==> flow/design.v <==
module cordic #(
    parameter data_width = 16,
    parameter iterations = 15
    )(
    input clk,
    input reset_n,
    input logic signed [data_width-1:0] angle,
    input logic signed [data_width-1:0] x_i,
    input logic signed [data_width-1:0] y_i,
    output logic signed [data_width-1:0] cos,
    output logic signed [data_width-1:0] sin,
    input valid_in,
    output logic valid_out
    );
    logic signed [data_width-1:0] atan_table [0:iterations-1];
    assign atan_table[0]  = 'd12867;   
    assign atan_table[1]  = 'd7596;    
    assign atan_table[2]  = 'd4013;    
    assign atan_table[3]  = 'd2037;    
    assign atan_table[4]  = 'd1021;    
    assign atan_table[5]  = 'd511;     
    assign atan_table[6]  = 'd256;     
    assign atan_table[7]  = 'd128;     
    assign atan_table[8]  = 'd64;      
    assign atan_table[9]  = 'd32;      
    assign atan_table[10] = 'd16;      
    assign atan_table[11] = 'd8;       
    assign atan_table[12] = 'd4;       
    assign atan_table[13] = 'd2;       
    assign atan_table[14] = 'd1;       
    logic signed [data_width-1:0] x [0:iterations], y [0:iterations], z [0:iterations];
    logic [$clog2(iterations)-1:0] iteration;
    logic valid_pipe [0:iterations];
    always_ff @(posedge clk or negedge reset_n) begin
        if (!reset_n) begin
            x[0] <= 0;
            y[0] <= 0;
            z[0] <= 0;
            valid_pipe[0] <= 0;
        end else if (valid_in) begin
            case (angle[15:14])
                2'b00: begin
                    x[0] <= x_i;
                    y[0] <= y_i;
                    z[0] <= angle;
                end
                2'b01: begin
                    x[0] <= -y_i;
                    y[0] <= x_i;
                    z[0] <= {2'b00, angle[13:0]};
                end
                2'b10: begin
                    x[0] <= -x_i;
                    y[0] <= -y_i;
                    z[0] <= {2'b11, angle[13:0]};
                end
                2'b11: begin
                    x[0] <= y_i;
                    y[0] <= -x_i;
                    z[0] <= -angle;
                end
            endcase
            valid_pipe[0] <= 1;
        end else begin
            valid_pipe[0] <= 0;
        end
    end
    genvar i;
    generate
        for (i = 0; i < iterations; i = i + 1) begin : cordic_pipeline
            always_ff @(posedge clk or negedge reset_n) begin
                if (!reset_n) begin
                    x[i+1] <= 0;
                    y[i+1] <= 0;
                    z[i+1] <= 0;
                    valid_pipe[i+1] <= 0;
                end else if (valid_pipe[i]) begin
                    if (z[i] < 0) begin
                        x[i+1] <= x[i] + (y[i] >>> i);
                        y[i+1] <= y[i] - (x[i] >>> i);
                        z[i+1] <= z[i] + atan_table[i];
                    end else begin
                        x[i+1] <= x[i] - (y[i] >>> i);
                        y[i+1] <= y[i] + (x[i] >>> i);
                        z[i+1] <= z[i] - atan_table[i];
                    end
                    valid_pipe[i+1] <= 1;
                end else begin
                    valid_pipe[i+1] <= 0;
                end
            end
        end
    endgenerate
    assign cos = x[iterations];
    assign sin = y[iterations];
    assign valid_out = valid_pipe[iterations];
endmodule
Settings: LEC_CHECK=0, CAP_MARGIN=20, CELL_PAD_IN_SITES_GLOBAL_PLACEMENT=1, CORE_ASPECT_RATIO=1.32, CORE_MARGIN=2, CORE_UTILIZATION=40, GPL_ROUTABILITY_DRIVEN=0, MAX_ROUTING_LAYER=met5, MIN_ROUTING_LAYER=met2, PLACE_DENSITY=0.45, SETUP_SLACK_MARGIN=-0.12, SLEW_MARGIN=10, TNS_END_PERCENT=10; clock period 4.0 ns.
run.sh (not shown) runs the stock make flow with config.mk's settings and CLKGATE_MAP_FILE=.
Next try:
- ABC_AREA: unset -> 1
- CELL_PAD_IN_SITES_GLOBAL_PLACEMENT: 1 -> unset
- CORE_ASPECT_RATIO: 1.32 -> unset
- CORE_MARGIN: 2 -> 7
- CTS_CLUSTER_DIAMETER: unset -> 369
- GPL_ROUTABILITY_DRIVEN: 0 -> unset
- MAX_ROUTING_LAYER: met5 -> met4
- MIN_ROUTING_LAYER: met2 -> unset
- PLACE_DENSITY: 0.45 -> unset
- SETUP_SLACK_MARGIN: -0.12 -> unset
- SLEW_MARGIN: 10 -> 20
- TNS_END_PERCENT: 10 -> unset
After rerunning: Utilization goes down by 0.21 points; synthesized cell count is higher by 41%; synthesized area went up by 6.9%; die size climbs by 12%; worst hold slack improves by 14 ps; via count is lower by 11%; routed wire length increases by 3.2%; global-route usage drops by 13 points; non-clock buffer count fell by 49; first-iteration DRC count decreases by 56%.
Next try:
- ABC_AREA: 1 -> unset
- CORE_MARGIN: 7 -> 2
- CORE_UTILIZATION: 40 -> 71
- CTS_CLUSTER_DIAMETER: 369 -> 215
- MAX_ROUTING_LAYER: met4 -> unset
- clock period: 4.0 -> 3.26 ns (I/O delays scaled with it)
What happened: The new run ran to the end with violations: negative setup slack. Global-route usage rises by 17 points. Via count falls by about 12%. Worst hold slack improved by 430 ps. Clock-buffer cell count falls by 13. Setup slack got worse by 820 ps. Non-clock buffer count rises by 517. Cell area falls by about 0.6%. Flip-flop count does not change.
Next try:
- CORE_UTILIZATION: 71 -> 40
- CTS_CLUSTER_DIAMETER: 215 -> unset
- clock period: 3.26 -> 4.0 ns (I/O delays scaled with it)
What happened: With this change the flow passed the timing, design-rule and antenna checks. Global-route usage is lower by 19 points. Worst setup slack gets better by 360 ps. Cell count is higher by 4.7%. Count of clock-buffer cells in the layout is higher by 9. Final area is lower by 5.1%. Critical path depth is lower by 3.
Next try:
- CORE_UTILIZATION: 40 -> 72
- SETUP_SLACK_MARGIN: unset -> 0.92
- clock period: 4.0 -> 3.09 ns (I/O delays scaled with it)
=> With this change the flow ended with an error in global routing (5_1_grt) on GRT-0232. Die area goes down by well over a third. Synthesized cell count does not change. Synthesized area is unchanged.

* * *

// cordic: RTL as listed in full above, without the edits since
clock: 2.57 ns
lec_check: 0
abc_area: 1
cap_margin: 20
core_margin: 2
core_utilization: 71
cts_cluster_diameter: 232
place_density_lb_addon: 0.01
slew_margin: 20
The baseline ended with an error in global routing (5_1_grt).
Edit:
Settings changed: ABC_AREA 1 to not set, CTS_CLUSTER_DIAMETER 232 to not set, CTS_CLUSTER_SIZE set to 14, PLACE_DENSITY_LB_ADDON 0.01 to not set.
Clock period 2.57 ns to 2.58 ns, I/O delays scaled along.
The changed run ended with an error in clock tree synthesis (4_1_cts); synthesized cell count came out lower by 29%; area after synthesis is lower by 6.4%; die size came out lower by 6.4%.
Edit:
Settings changed: CORE_UTILIZATION 71 to 70, CTS_CLUSTER_SIZE 14 to not set, SETUP_SLACK_MARGIN set to 0.91.
Clock period 2.58 ns to 3.09 ns, I/O delays scaled along.
After rerunning:
- The changed run stopped in global routing (5_1_grt), error ODB-0269
- die size increases by 1.4%
- synthesized cell count does not change
- area after synthesis does not change
Edit:
Settings changed: CORE_UTILIZATION 70 to 58, SETUP_SLACK_MARGIN 0.91 to not set.
Clock period 3.09 ns to 3.8 ns, I/O delays scaled along.
The changed run went through all stages and came out clean.
Die area came out higher by 20%.
Synthesized area does not change.
Synthesized cell count does not change.
Edit:
Settings changed: CORE_UTILIZATION 58 to 72, PLACE_DENSITY_LB_ADDON set to 0.23, SETUP_SLACK_MARGIN set to 0.91.
Clock period 3.8 ns to 3.09 ns, I/O delays scaled along.
=>
- The changed run ended with an error in global routing (5_1_grt) with GRT-0232
- die size goes down by 19%
- area after synthesis is unchanged
- synthesized cell count does not change

* * *

// cordic: RTL as listed in full above, without the edits since
clock: 1.43 ns
lec_check: 0
cap_margin: 20
cell_pad_in_sites_global_placement: 1
core_margin: 2
core_utilization: 63
cts_cluster_diameter: 44
gpl_timing_driven: 1
hold_slack_margin: -0.04
max_routing_layer: met4
slew_margin: 20
tns_end_percent: 50
The first run never finished: it broke off in 5_1_grt, error GRT-0232.
==> next run, changes <==
CELL_PAD_IN_SITES_GLOBAL_PLACEMENT = 0   (was 1)
CORE_UTILIZATION = 72   (was 63)
CTS_CLUSTER_DIAMETER = 355   (was 44)
SETUP_SLACK_MARGIN = -0.19   (was not set)
clock period = 3.04 ns   (was 1.43 ns; I/O delays follow)
Outcome: The new run died in 5_1_grt, error ODB-0269; area after synthesis does not change; die size came out lower by about 12%; synthesized cell count does not change.
==> next run, changes <==
CORE_UTILIZATION = 66   (was 72)
CTS_CLUSTER_DIAMETER = 44   (was 355)
MAX_ROUTING_LAYER = met5   (was met4)
clock period = 3.32 ns   (was 3.04 ns; I/O delays follow)
Outcome:
- Now the flow finished but failed the layout checks on setup timing
- synthesized cell count stays the same
- die area increases by a little under a tenth
- area after synthesis does not change

* * *

RTL: the design.v shown in full above, as it stands there.
export LEC_CHECK = 0
export CAP_MARGIN = 20
export CORE_MARGIN = 2
export CORE_UTILIZATION = 71
export CTS_CLUSTER_DIAMETER = 215
export SETUP_SLACK_MARGIN = -0.25
export SLEW_MARGIN = 20
create_clock -name core_clock -period 2.82 [get_ports {clk}]
The baseline never finished: it broke off in global routing (5_1_grt), error GRT-0232.
Change:
- CORE_UTILIZATION: 71 -> 70
- CTS_CLUSTER_DIAMETER: 215 -> 53
- MAX_ROUTING_LAYER: unset -> met4
- SETUP_SLACK_MARGIN: -0.25 -> unset
- clock period: 2.82 -> 3.09 ns (I/O delays scaled with it)
Now the flow completed and failed the layout checks on setup timing. Area after synthesis stays the same. Synthesized cell count does not change. Die area goes up by 1.4%.
Change:
- CORE_UTILIZATION: 70 -> 66
- CTS_CLUSTER_DIAMETER: 53 -> unset
- MAX_ROUTING_LAYER: met4 -> unset
The new run ran to the end with violations: setup timing.
Clock skew went down by 16 ps.
Fmax went up by 18%.
Routed wire length shrinks by 18%.
Design area shrinks by 1.7%.
Sequential share of layout area is higher by 0.41 points.
Change:
- CORE_UTILIZATION: 66 -> 40
- clock period: 3.09 -> 3.8 ns (I/O delays scaled with it)
After rerunning:
- Now the flow passed the timing, design-rule and antenna checks
- final cell count went up slightly
- fmax went down by a little under a tenth
- wire length went down by roughly a tenth
- final area went down by roughly a tenth
- synthesized area stays the same
Change:
- CORE_UTILIZATION: 40 -> 72
- CTS_CLUSTER_DIAMETER: unset -> 59
- MAX_ROUTING_LAYER: unset -> met4
- clock period: 3.8 -> 3.09 ns (I/O delays scaled with it)
With this change the flow failed in global routing (5_1_grt), error GRT-0232.
Synthesized area does not change.
Synthesized cell count does not change.
Die size went down by well over a third.
Change:
- CORE_UTILIZATION: 72 -> 70
- CTS_CLUSTER_DIAMETER: 59 -> 28
- MAX_ROUTING_LAYER: met4 -> unset
- SETUP_SLACK_MARGIN: unset -> 0.9
The changed run failed in global routing (5_1_grt) (DPL-0038).
Area after synthesis is unchanged.
Synthesized cell count stays the same.
Die area is higher by 2.8%.

* * *

// cordic: RTL as listed in full above, without the edits since
clock: 2.75 ns
lec_check: 0
cap_margin: 20
core_margin: 2
core_utilization: 71
place_density_lb_addon: 0.01
slew_margin: 20
The starting point died in clock tree synthesis on DPL-0033.
Next try:
CTS_CLUSTER_DIAMETER = 28   (was unset)
CTS_CLUSTER_SIZE = 14   (was unset)
PLACE_DENSITY_LB_ADDON = unset   (was 0.01)
SETUP_SLACK_MARGIN = 0.35   (was unset)
clock period = 2.58 ns   (was 2.75 ns; I/O delays follow)
What happened:
- The new run died in clock tree synthesis (DPL-0038)
- die area stays the same
- synthesized area is unchanged
- synthesized cell count stays the same

* * *

RTL: the design.v shown in full above, as it stands there.
clock: 2.11 ns
lec_check: 0
abc_area: 1
cap_margin: 20
cell_pad_in_sites_global_placement: 0
core_margin: 2
core_utilization: 72
cts_cluster_diameter: 359
cts_cluster_size: 72
gpl_timing_driven: 1
hold_slack_margin: 0.3
max_routing_layer: met5
setup_slack_margin: -0.19
slew_margin: 20
tns_end_percent: 50
The first run stopped in clock tree synthesis (4_1_cts), error DPL-0033.
Change:
ABC_AREA = not set   (was 1)
CORE_UTILIZATION = 70   (was 72)
CTS_CLUSTER_DIAMETER = 355   (was 359)
CTS_CLUSTER_SIZE = not set   (was 72)
HOLD_SLACK_MARGIN = -0.04   (was 0.3)
MAX_ROUTING_LAYER = met4   (was met5)
clock period = 3.04 ns   (was 2.11 ns; I/O delays follow)
Now the flow finished but fails on setup timing; synthesized area fell by 6.4%; synthesized cell count fell by 29%; die size fell by 3.7%.

* * *

build 40:
Starts from the design.v that is shown in full above.
Settings: LEC_CHECK=0, ABC_AREA=0, CAP_MARGIN=20, CELL_PAD_IN_SITES_GLOBAL_PLACEMENT=2, CORE_MARGIN=7, CORE_UTILIZATION=40, CTS_CLUSTER_DIAMETER=87, GPL_ROUTABILITY_DRIVEN=0, HOLD_SLACK_MARGIN=0.19, MAX_ROUTING_LAYER=met4, PLACE_DENSITY=0.63, SLEW_MARGIN=30; clock period 2.9 ns.
[build 40] flow finished | final checks: failed | reasons: setup timing
Modified inputs, build 28 compared to build 40
==> flow/config.mk <==
export PLATFORM = sky130hd
export DESIGN_NAME = cordic
export DESIGN_NICKNAME = cordic
export VERILOG_FILES = /design/flow/design.v
export SDC_FILE = /design/flow/constraint.sdc
export NUM_CORES = 4
export LEC_CHECK = 0
export CAP_MARGIN = 20
export CORE_MARGIN = 2
export CORE_UTILIZATION = 40
export GPL_ROUTABILITY_DRIVEN = 0
export MAX_ROUTING_LAYER = met4
export PLACE_DENSITY_LB_ADDON = 0.13
export SETUP_SLACK_MARGIN = -0.12
export SLEW_MARGIN = 10
export TNS_END_PERCENT = 10
==> flow/constraint.sdc <==
create_clock -name core_clock -period 4.0 [get_ports {clk}]
set_input_delay 0.8000 -clock core_clock [delete_from_list [all_inputs] [get_ports {clk}]]
set_output_delay 0.8000 -clock core_clock [all_outputs]
set_load 0.01 [all_outputs]
## What came out
- [compare] base=build 40 new=build 28: global-route met1 utilization now sits lower, detailed-routing iteration count for the pre-antenna-repair pass now sits higher, routed wire length on met3 now sits lower.
- Between build 40 and build 28, design area is higher for build 40, build 28 comes in under that.
- Number of antenna violations at the first check in global routing in build 28 is 2 higher than in build 40
- Sort build 40 and build 28 by worst slack on hold paths desc -> top: build 40
- Of build 40 and build 28, only build 28 finishes the flow clean.
- Comparing relative area change from synthesis to final layout for build 40 and build 28, the smaller number came from build 28.
--- input diff build 28..build 53 ---
diff --git a/flow/config.mk b/flow/config.mk
--- a/flow/config.mk
+++ b/flow/config.mk
@@ -11,6 +11,3 @@
 export GPL_ROUTABILITY_DRIVEN = 0
 export MAX_ROUTING_LAYER = met4
-export PLACE_DENSITY_LB_ADDON = 0.13
-export SETUP_SLACK_MARGIN = -0.12
-export SLEW_MARGIN = 10
-export TNS_END_PERCENT = 10
+export SLEW_MARGIN = 20
--- outcome ---
- Build 28 → build 53: final period utilization has decreased; maximum clock frequency now sits higher.
- Build 53 ends up with a final non-filler cell area that is about 0.5% lower than in build 28.
- Number of buffers other than clock buffers in the final layout down 9.6% in build 53 wrt build 28
- Global-route met1 utilization, build 53 and build 28: smaller value in build 53

* * *

## garnet
// cordic: RTL as listed in full above, without the edits since
Settings: LEC_CHECK=0, ABC_AREA=1, CAP_MARGIN=20, CORE_MARGIN=2, CORE_UTILIZATION=72, CTS_CLUSTER_DIAMETER=371, CTS_CLUSTER_SIZE=99, PLACE_DENSITY=0.85, SLEW_MARGIN=20, TNS_END_PERCENT=20; clock period 1.97 ns.
garnet got as far as clock tree synthesis, where a tool error ended the run.
--- input diff garnet..yarrow ---
# garnet
export LEC_CHECK = 0
export ABC_AREA = 1
export CAP_MARGIN = 20
export CORE_MARGIN = 2
export CORE_UTILIZATION = 72
export CTS_CLUSTER_DIAMETER = 371
export CTS_CLUSTER_SIZE = 99
export PLACE_DENSITY = 0.85
export SLEW_MARGIN = 20
export TNS_END_PERCENT = 20
create_clock -name core_clock -period 1.97 [get_ports {clk}]
# yarrow
export LEC_CHECK = 0
export ABC_AREA = 1
export CAP_MARGIN = 20
export CORE_MARGIN = 2
export CORE_UTILIZATION = 72
export CTS_CLUSTER_DIAMETER = 371
export CTS_CLUSTER_SIZE = 99
export PLACE_DENSITY = 0.37
export SLEW_MARGIN = 20
export TNS_END_PERCENT = 20
create_clock -name core_clock -period 1.97 [get_ports {clk}]
Findings:
Status(yarrow) = ERROR, stage = clock tree synthesis. Reported for garnet and yarrow, number of buffers inserted by port buffering turned out identical to the last digit. Diff garnet..yarrow | cell count after synthesis | unchanged. Reported for garnet and yarrow, synthesized flop and latch total turned out identical to the last digit. | fraction of the yosys area taken by sequential cells | garnet vs yarrow | ≈ equal |. Diff yarrow..garnet | area fraction in full adders, half adders and majority gates | unchanged. Compared with garnet, in yarrow yosys stat chip area ~0 delta; die size ~0 delta; post-synthesis cell type count ~0 delta. As far as die width is concerned, garnet and yarrow perform about the same. garnet -> yarrow: number of placed instances, taps included delta 0, exact match.
> inputs changed (yarrow -> cedar)
# yarrow
export LEC_CHECK = 0
export ABC_AREA = 1
export CAP_MARGIN = 20
export CORE_MARGIN = 2
export CORE_UTILIZATION = 72
export CTS_CLUSTER_DIAMETER = 371
export CTS_CLUSTER_SIZE = 99
export PLACE_DENSITY = 0.37
export SLEW_MARGIN = 20
export TNS_END_PERCENT = 20
create_clock -name core_clock -period 1.97 [get_ports {clk}]
# cedar
export LEC_CHECK = 0
export ABC_AREA = 1
export CAP_MARGIN = 20
export CORE_MARGIN = 2
export CORE_UTILIZATION = 72
export CTS_CLUSTER_SIZE = 99
export PLACE_DENSITY = 0.37
export SLEW_MARGIN = 20
export TNS_END_PERCENT = 20
create_clock -name core_clock -period 1.97 [get_ports {clk}]
### Flow results
FAIL cedar @ clock tree synthesis: tool exited with error. Simple logic cell fraction of the synthesized area delta (yarrow -> cedar): insignificant. The share of synthesized cell area in and-or and or-and compound cells was comparable across cedar and yarrow. Diff cedar..yarrow | floorplan die height | unchanged. Comparing yarrow against cedar, there is no change at all in total of flip-flops plus latches after synthesis. Summary of cedar over yarrow: instance area at placement shows no meaningful change, post-placement cell count shows no meaningful change, area after synthesis shows no meaningful change.
